Setup of job 4022:
Design mdc, start of the top module:
module mdc (clk, rst_n, start, A, B, out, done);
input clk, rst_n, start;
input [7:0] A, B;
output reg [7:0] out;
output reg done;
reg [1:0] state;
reg [7:0] A_aux, B_aux;
localparam IDLE = 2'b00;
localparam SUBTRACT = 2'b01;
localparam FINISHED = 2'b10;
always @(posedge clk or negedge rst_n) begin
    if (!rst_n) begin
        state <= IDLE;
        out <= 0;
        done <= 0;
    end else begin
        done <= 0;
        case (state)
            IDLE: begin
                state <= IDLE;
                if (start) begin
                    state <= SUBTRACT;
                    A_aux <= A;
                    B_aux <= B;
                end
            end
            SUBTRACT: begin
                state <= SUBTRACT;
                if (A_aux > B_aux)
                    A_aux <= A_aux - B_aux;
                else if (B_aux > A_aux)
                    B_aux <= B_aux - A_aux;
                else
                    state <= FINISHED;
            end
            FINISHED: begin
                state <= IDLE;
                done <= 1;
                out <= A_aux;
  ...
Size: ~250 cells after synthesis, roughly 28 flip-flops, roughly 28 I/O pins, roughly 0.0019 mm^2 of cells after synthesis.
clock: 1.76 ns
lec_check: 0
abc_area: 1
cap_margin: 40
core_margin: 2
core_utilization: 68
cts_buf_list: sky130_fd_sc_hd__clkbuf_16
cts_cluster_size: 89
gpl_timing_driven: 1
hold_slack_margin: 0.24
setup_slack_margin: -0.12
slew_margin: 20
run.sh (not shown) runs the stock make flow with config.mk's settings and CLKGATE_MAP_FILE=.
Job 4022: it failed during clock tree synthesis, and the tool reported DPL-0038.
[inputs] job 8469 vs job 4022
==> flow/config.mk <==
export PLATFORM = sky130hd
export DESIGN_NAME = mdc
export DESIGN_NICKNAME = mdc
export VERILOG_FILES = /design/flow/design.v
export SDC_FILE = /design/flow/constraint.sdc
export NUM_CORES = 4
export LEC_CHECK = 0
export CAP_MARGIN = 40
export CORE_MARGIN = 2
export CORE_UTILIZATION = 72
export CTS_BUF_LIST = sky130_fd_sc_hd__clkbuf_16
export CTS_CLUSTER_SIZE = 89
export GPL_TIMING_DRIVEN = 1
export SETUP_SLACK_MARGIN = 1.05
export SLEW_MARGIN = 20
==> flow/constraint.sdc <==
create_clock -name core_clock -period 3.94 [get_ports {clk}]
set_input_delay 0.7880 -clock core_clock [delete_from_list [all_inputs] [get_ports {clk}]]
set_output_delay 0.7880 -clock core_clock [all_outputs]
set_load 0.01 [all_outputs]
--- outcome ---
- Portion of netlist area occupied by mux cells in job 8469 is 5.7 points higher than in job 4022
- Diff job 4022..job 8469 | number of core rows | unchanged
- Job 8469 against job 4022: simple logic cell fraction of the synthesized area went down, post-synthesis cell count moved down.
- Job 4022 did not finish; a tool error ended it in clock tree synthesis.
- No stage failed in job 8469, and the final checks on the layout all came back clean.
- Going from job 4022 to job 8469, die size went down; pre-CTS worst setup slack went up; per-instance average area after synthesis went up.
--- input diff job 8469..job 8677 ---
==> flow/config.mk <==
export PLATFORM = sky130hd
export DESIGN_NAME = mdc
export DESIGN_NICKNAME = mdc
export VERILOG_FILES = /design/flow/design.v
export SDC_FILE = /design/flow/constraint.sdc
export NUM_CORES = 4
export LEC_CHECK = 0
export CAP_MARGIN = 40
export CORE_MARGIN = 2
export CORE_UTILIZATION = 68
export CTS_BUF_LIST = sky130_fd_sc_hd__clkbuf_16
export SLEW_MARGIN = 20
==> flow/constraint.sdc <==
create_clock -name core_clock -period 2.12 [get_ports {clk}]
set_input_delay 0.4240 -clock core_clock [delete_from_list [all_inputs] [get_ports {clk}]]
set_output_delay 0.4240 -clock core_clock [all_outputs]
set_load 0.01 [all_outputs]
Notes after the runs:
In the summary table, job 8677 is marked failed, with error DPL-0038 raised in clock tree synthesis.
Looking at area inside the core boundary, job 8677 sits about 2.7% higher than job 8469 does.
Looking at height of the chip, job 8677 sits 2.7% higher than job 8469 does.
In the tables for job 8677 and job 8469, worst setup slack before clock tree synthesis reads higher with job 8469.
Looking only at share of the core filled by cells before placement, and setting everything else aside, the higher value of job 8677 and job 8469 goes to job 8469.
Final estimated routing congestion in global placement (job 8677 / job 8469): 1.14
Chip area in the Yosys report came out exactly the same in job 8677 and job 8469.
[compare] base=job 8469 new=job 8677: HPWL after detailed placement rose by about 44%, area of the die rose by 5.5%, cell total after placement rose by 26, die boundary width rose by about 2.7%, simple logic cell fraction of the synthesized area stayed essentially flat.

## main
mdc again, from the RTL that the note above started with.
==> flow/design.v (excerpt) <==
module mdc (clk, rst_n, start, A, B, out, done);
input clk, rst_n, start;
input [7:0] A, B;
output reg [7:0] out;
output reg done;
reg [1:0] state;
reg [7:0] A_aux, B_aux;
localparam IDLE = 2'b00;
localparam SUBTRACT = 2'b01;
localparam FINISHED = 2'b10;
always @(posedge clk or negedge rst_n) begin
    if (!rst_n) begin
        state <= IDLE;
        out <= 0;
        done <= 0;
    end else begin
        done <= 0;
        case (state)
            IDLE: begin
                state <= IDLE;
                if (start) begin
                    state <= SUBTRACT;
                    A_aux <= A;
                    B_aux <= B;
                end
            end
            SUBTRACT: begin
                state <= SUBTRACT;
                if (A_aux > B_aux)
                    A_aux <= A_aux - B_aux;
                else if (B_aux > A_aux)
                    B_aux <= B_aux - A_aux;
                else
                    state <= FINISHED;
            end
            FINISHED: begin
                state <= IDLE;
                done <= 1;
                out <= A_aux;
            end
            default: state <= IDLE;
        endcase
    end
end
endmodule
make LEC_CHECK=0 ABC_AREA=1 CAP_MARGIN=0 CORE_MARGIN=2 CORE_UTILIZATION=72 CTS_BUF_LIST=sky130_fd_sc_hd__clkbuf_16 CTS_CLUSTER_DIAMETER=391 CTS_CLUSTER_SIZE=96 PLACE_DENSITY=0.38 SETUP_SLACK_MARGIN=0.3 SLEW_MARGIN=20 TNS_END_PERCENT=5 finish   # period 1.3 ns
Status: main FAILED at 3_5_place_dp (tool error)
## Diff of input files: the feature branch against main
- removing PLACE_DENSITY (formerly 0.38)
- removing CTS_CLUSTER_SIZE (formerly 96)
- removing TNS_END_PERCENT (formerly 5)
- changing CAP_MARGIN from 0 to 20
- removing CTS_CLUSTER_DIAMETER (formerly 391)
- removing SETUP_SLACK_MARGIN (formerly 0.3)
- changing the clock period (ns, I/O delays scaled along) from 1.3 to 2.27
Notes after the runs:
Stage in which a tool error killed the feature branch: 5_1_grt.
Re synthesized-area fraction occupied by xor and xnor cells: no difference whatsoever between main and the feature branch.
The feature branch -> main: compound-cell area share of the yosys netlist delta 0, exact match
Overall die height came out exactly the same in the feature branch and main.

v26:
Starting RTL as in the previous note.
// mdc
module mdc (clk, rst_n, start, A, B, out, done);
input clk, rst_n, start;
input [7:0] A, B;
output reg [7:0] out;
output reg done;
reg [1:0] state;
reg [7:0] A_aux, B_aux;
localparam IDLE = 2'b00;
localparam SUBTRACT = 2'b01;
localparam FINISHED = 2'b10;
always @(posedge clk or negedge rst_n) begin
    if (!rst_n) begin
        state <= IDLE;
        out <= 0;
        done <= 0;
    end else begin
        done <= 0;
        case (state)
            IDLE: begin
                state <= IDLE;
                if (start) begin
                    state <= SUBTRACT;
                    A_aux <= A;
                    B_aux <= B;
                end
            end
            SUBTRACT: begin
                state <= SUBTRACT;
                if (A_aux > B_aux)
                    A_aux <= A_aux - B_aux;
                else if (B_aux > A_aux)
                    B_aux <= B_aux - A_aux;
                else
                    state <= FINISHED;
            end
            FINISHED: begin
                state <= IDLE;
                done <= 1;
                out <= A_aux;
            end
            default: state <= IDLE;
        endcase
    end
end
endmodule
Settings: LEC_CHECK=0, CAP_MARGIN=35, CORE_ASPECT_RATIO=0.5, CORE_MARGIN=2, CORE_UTILIZATION=72, CTS_BUF_LIST=sky130_fd_sc_hd__clkbuf_16, CTS_CLUSTER_DIAMETER=396, CTS_CLUSTER_SIZE=98, SETUP_SLACK_MARGIN=1.0, SLEW_MARGIN=20; clock period 3.51 ns.
v26: done, clean on timing, DRC and antenna
#### Input delta (v34 over v26)
- removing CTS_CLUSTER_DIAMETER (formerly 396)
- removing SETUP_SLACK_MARGIN (formerly 1.0)
- changing CAP_MARGIN from 35 to 20
- removing CORE_ASPECT_RATIO (formerly 0.5)
- changing the clock period (ns, I/O delays scaled along) from 3.51 to 4.03
Findings:
- Compared with v26, in v34 placed cell area now sits at about the same level; maximum frequency now sits lower; layout overhead on the synthesized area now sits lower.
- v34 finished every step from synthesis to the final layout, and the layout passed the timing, DRC and antenna checks.
- v26 was carried through to the last stage, and its layout satisfied the timing, DRC and antenna checks.
- Compared with v26, v34 shows a final layout net count that is 0.74% lower.
- Compared with v26, in v34 final design instance area without fill went down by about 6%; overall routed net length went down by about 37%.

raven:
The RTL this note starts from:
==> flow/design.v <==
module mdc (clk, rst_n, start, A, B, out, done);
input clk, rst_n, start;
input [7:0] A, B;
output reg [7:0] out;
output reg done;
reg [1:0] state;
reg [7:0] A_aux, B_aux;
localparam IDLE = 2'b00;
localparam SUBTRACT = 2'b01;
localparam FINISHED = 2'b10;
always @(posedge clk or negedge rst_n) begin
    if (!rst_n) begin
        state <= IDLE;
        out <= 0;
        done <= 0;
    end else begin
        done <= 0;
        case (state)
            IDLE: begin
                state <= IDLE;
                if (start) begin
                    state <= SUBTRACT;
                    A_aux <= A;
                    B_aux <= B;
                end
            end
            SUBTRACT: begin
                state <= SUBTRACT;
                if (A_aux > B_aux)
                    A_aux <= A_aux - B_aux;
                else if (B_aux > A_aux)
                    B_aux <= B_aux - A_aux;
                else
                    state <= FINISHED;
            end
            FINISHED: begin
                state <= IDLE;
                done <= 1;
                out <= A_aux;
            end
            default: state <= IDLE;
        endcase
    end
end
endmodule
Settings: LEC_CHECK=0, CAP_MARGIN=20, CORE_ASPECT_RATIO=0.5, CORE_MARGIN=8, CORE_UTILIZATION=40, CTS_BUF_LIST=sky130_fd_sc_hd__clkbuf_16, CTS_CLUSTER_DIAMETER=388, CTS_CLUSTER_SIZE=100, SLEW_MARGIN=20, TNS_END_PERCENT=10; clock period 4.0 ns.
The flow did not stop early for raven: all stages ran, and the layout cleared the timing, DRC and antenna checks.
The following lists how harbor was set up differently from raven:
- TNS_END_PERCENT removed (was 10)
- CORE_ASPECT_RATIO removed (was 0.5)
- CTS_CLUSTER_DIAMETER removed (was 388)
- CTS_CLUSTER_SIZE removed (was 100)
- CORE_MARGIN changed from 8 to 2
## What came out
- harbor vs. raven: clock-buffer cell count has increased, clock network fraction of total power higher, via count comparable, worst-case setup margin in the final layout fell by 0.045 ns, hold slack comparable.
- harbor vs. raven: global-route track usage on met1 went up by 6.1 points.
- Compared with raven, harbor shows a higher end-of-flow core utilization.
[inputs] ember vs harbor
- changing the clock period (ns, I/O delays scaled along) from 4.0 to 2.85
[summary]
Looking at detailed route wirelength on metal3, ember sits 49% higher than harbor does.
Post-route minimum period: ember better than harbor
Summary of ember over harbor: cell depth of the worst flop-to-flop path has increased, fmax has increased, number of cells in Yosys stat flat, final-stage net count higher.
Looking at number of standard cells in the final layout excluding fillers across harbor and ember, the one that comes out lower is harbor.
In the reports for harbor and ember, the smaller arrival time of data at the critical path endpoint belongs to ember.
Looking at harbor and ember, the final non-filler cell area is a wash.
Min worst setup slack across harbor and ember: ember
Between harbor and ember, estimated wirelength of the detail-placed design increased.
Relative to ember, the following input files were edited for onyx:
- ABC_AREA: unset -> 1
- CORE_UTILIZATION: 40 -> 68
- the clock period (ns, I/O delays scaled along): 2.85 -> 1.99
Notes after the runs:
onyx | ERROR | global routing. Taking ember as the reference, in onyx vertical die size has decreased; simple-gate share of the synthesized area went up by 12 points; die span in x now smaller; count of input and output buffers essentially unchanged; cell count after synthesis picked up an extra 41. onyx falls short of ember in half-perimeter wire length of the detailed placement result. H-tree depth came out exactly the same in onyx and ember. From ember to onyx the numbers moved as follows: compound-cell area share of the yosys netlist fell 13 points, sequential-to-total area share from yosys stat rose by 1.9 points, chip area line of the yosys report went down by 4.6%.
For maple, these inputs were changed with respect to onyx:
- putting SETUP_SLACK_MARGIN at 0.37 where nothing was set
- putting PLACE_DENSITY at 0.36 where nothing was set
- swapping 1.99 for 2.46 in the clock period (ns, I/O delays scaled along)
--- outcome ---
maple: all stages complete, timing, DRC and antenna checks passed
maple vs onyx: HPWL after detailed placement down by more than 10%
Diff onyx..maple | post-synthesis share of cell area spent on and, or, nand and nor gates | unchanged
maple vs. onyx: post-cts gate resize count went down, die width did not really move, last weighted congestion value of the routability-driven placer went up.
Taking onyx as the reference, in maple number of cells in the design after placement -5.0%, overall chip area ~0 delta, worst setup slack before clock tree synthesis +0.18 ns, buffers inserted during post-CTS setup optimization -6, floorplan core area ~0 delta.
Diff maple..onyx | count of hold-fix buffers inserted at cts | unchanged

v3:
RTL: the design.v shown in full above, as it stands there.
Settings: LEC_CHECK=0, CAP_MARGIN=0, CORE_MARGIN=2, CORE_UTILIZATION=66, CTS_BUF_LIST=sky130_fd_sc_hd__clkbuf_16, SLEW_MARGIN=20; clock period 2.2 ns.
FAIL v3 @ clock tree synthesis (4_1_cts): tool exited with error
What v30 does differently from v3 at the input level:
- swapping 66 for 59 in CORE_UTILIZATION
- swapping 0 for 20 in CAP_MARGIN
- swapping 2.2 for 1.86 in the clock period (ns, I/O delays scaled along)
- On final weighted congestion of routability-driven global placement: between v30 and v3, it ends up higher for v30.
- v30 failed in global routing (5_1_grt) with DPL-0033.
- The horizontal die dimension in v30 sits 5.4% above the value recorded for v3.
- The higher die span in y came out of v30.
- Post-placement setup slack: v30 vs v3 down 0.23 ns
- Of v30 and v3, the run reporting the lower area inside the core boundary was v3.
- Against v3, v30 reports a placed standard-cell area that is higher.
- In v30, the pre-placement core utilization came out 10 points below the value in v3.
- Compared with v3, v30 shows a higher floorplan row count.
- v3 -> v30: simple-gate share of the synthesized area flat
- v30: total die size is 380 um2 higher than what v3 reported.

v42:
// mdc: RTL as listed in full above, without the edits since
clock: 3.94 ns
lec_check: 0
cap_margin: 40
core_margin: 2
core_utilization: 72
cts_buf_list: sky130_fd_sc_hd__clkbuf_16
cts_cluster_size: 69
gpl_routability_driven: 0
gpl_timing_driven: 1
place_density: 0.38
setup_slack_margin: 0.29
slew_margin: 20
Here is what was changed in the inputs of v4 compared with v42.
-- flow/config.mk --
<<< v42, line 12
export CTS_CLUSTER_SIZE = 69
export GPL_ROUTABILITY_DRIVEN = 0
export GPL_TIMING_DRIVEN = 1
export PLACE_DENSITY = 0.38
export SETUP_SLACK_MARGIN = 0.29
>>> v4, line 12
export CTS_CLUSTER_SIZE = 69
export GPL_TIMING_DRIVEN = 1
export SETUP_SLACK_MARGIN = 0.29
==> results <==
- Between v42 and v4, the final critical-path required period figures differ only marginally.
- Worst setup slack after layout: v4 vs v42 identical
- v42 → v4: first-pass GRT wire length neither gained nor lost much; fraction of registers with async set or reset after synthesis neither gained nor lost much; number of vias in the routed layout neither gained nor lost much.
The following lists how v40 was set up differently from v4:
==> flow/config.mk <==
export PLATFORM = sky130hd
export DESIGN_NAME = mdc
export DESIGN_NICKNAME = mdc
export VERILOG_FILES = /design/flow/design.v
export SDC_FILE = /design/flow/constraint.sdc
export NUM_CORES = 4
export LEC_CHECK = 0
export CAP_MARGIN = 0
export CORE_MARGIN = 2
export CORE_UTILIZATION = 68
export CTS_BUF_LIST = sky130_fd_sc_hd__clkbuf_16
export SLEW_MARGIN = 20
==> flow/constraint.sdc <==
create_clock -name core_clock -period 2.21 [get_ports {clk}]
set_input_delay 0.4420 -clock core_clock [delete_from_list [all_inputs] [get_ports {clk}]]
set_output_delay 0.4420 -clock core_clock [all_outputs]
set_load 0.01 [all_outputs]
- Horizontal die size, v40 and v4: smaller value in v4
- There was hardly any difference in chip area from the yosys synthesis statistics between v40 and v4.
- From v4 to v40, synthesized area did not move at all.
- v40 | ERROR | global routing
- Relative to v4, the number of setup buffers added after CTS of v40 is higher by 5.
- Portion of the post-synthesis area used by sequential elements: v40 vs v4 identical
- [compare] base=v4 new=v40: floorplan die height saw an increase; floorplan die area saw an increase; number of placed instances with taps included saw an increase; total placed instance area saw an increase; detailed placement HPWL saw an increase.
#### Input delta (v46 over v40)
-- flow/config.mk --
<<< v40, line 7
export LEC_CHECK = 0
export CAP_MARGIN = 0
export CORE_MARGIN = 2
export CORE_UTILIZATION = 68
export CTS_BUF_LIST = sky130_fd_sc_hd__clkbuf_16
>>> v46, line 7
export LEC_CHECK = 0
export CAP_MARGIN = 20
export CORE_MARGIN = 2
export CORE_UTILIZATION = 31
export CTS_BUF_LIST = sky130_fd_sc_hd__clkbuf_16
==> flow/constraint.sdc <==
create_clock -name core_clock -period 2.85 [get_ports {clk}]
set_input_delay 0.5700 -clock core_clock [delete_from_list [all_inputs] [get_ports {clk}]]
set_output_delay 0.5700 -clock core_clock [all_outputs]
set_load 0.01 [all_outputs]
==> comparison <==
The flow did not stop early for v46: all stages ran, and the layout cleared the timing, DRC and antenna checks. Compared with v40, v46 shows initial core utilization lower by 40 points. Measured against each other, v46 and v40 differ in placed cell count, the lower figure coming from v40. Distinct cell type count after synthesis came out exactly the same in v46 and v40.
The following lists how v15 was set up differently from v46:
-- flow/config.mk --
<<< v46, line 7
export LEC_CHECK = 0
export CAP_MARGIN = 20
export CORE_MARGIN = 2
export CORE_UTILIZATION = 31
export CTS_BUF_LIST = sky130_fd_sc_hd__clkbuf_16
>>> v15, line 7
export LEC_CHECK = 0
export ABC_AREA = 1
export CAP_MARGIN = 20
export CORE_MARGIN = 2
export CORE_UTILIZATION = 69
export CTS_BUF_LIST = sky130_fd_sc_hd__clkbuf_16
==> flow/constraint.sdc <==
create_clock -name core_clock -period 2.64 [get_ports {clk}]
set_input_delay 0.5280 -clock core_clock [delete_from_list [all_inputs] [get_ports {clk}]]
set_output_delay 0.5280 -clock core_clock [all_outputs]
set_load 0.01 [all_outputs]
--- outcome ---
- v15 has completed all stages; timing, DRC and antenna checks passed.
- Between v46 and v15, share of power burned in the clock network increased.
- The length of routed met3 wiring in v15 was higher than what v46 gave.
- Instance count of the mapped netlist is higher on v15
- Looking only at number of nets at the end of the flow, and setting everything else aside, the higher value of v15 and v46 goes to v15.
No activity file was given, so power comes from the tool's default toggle rates.
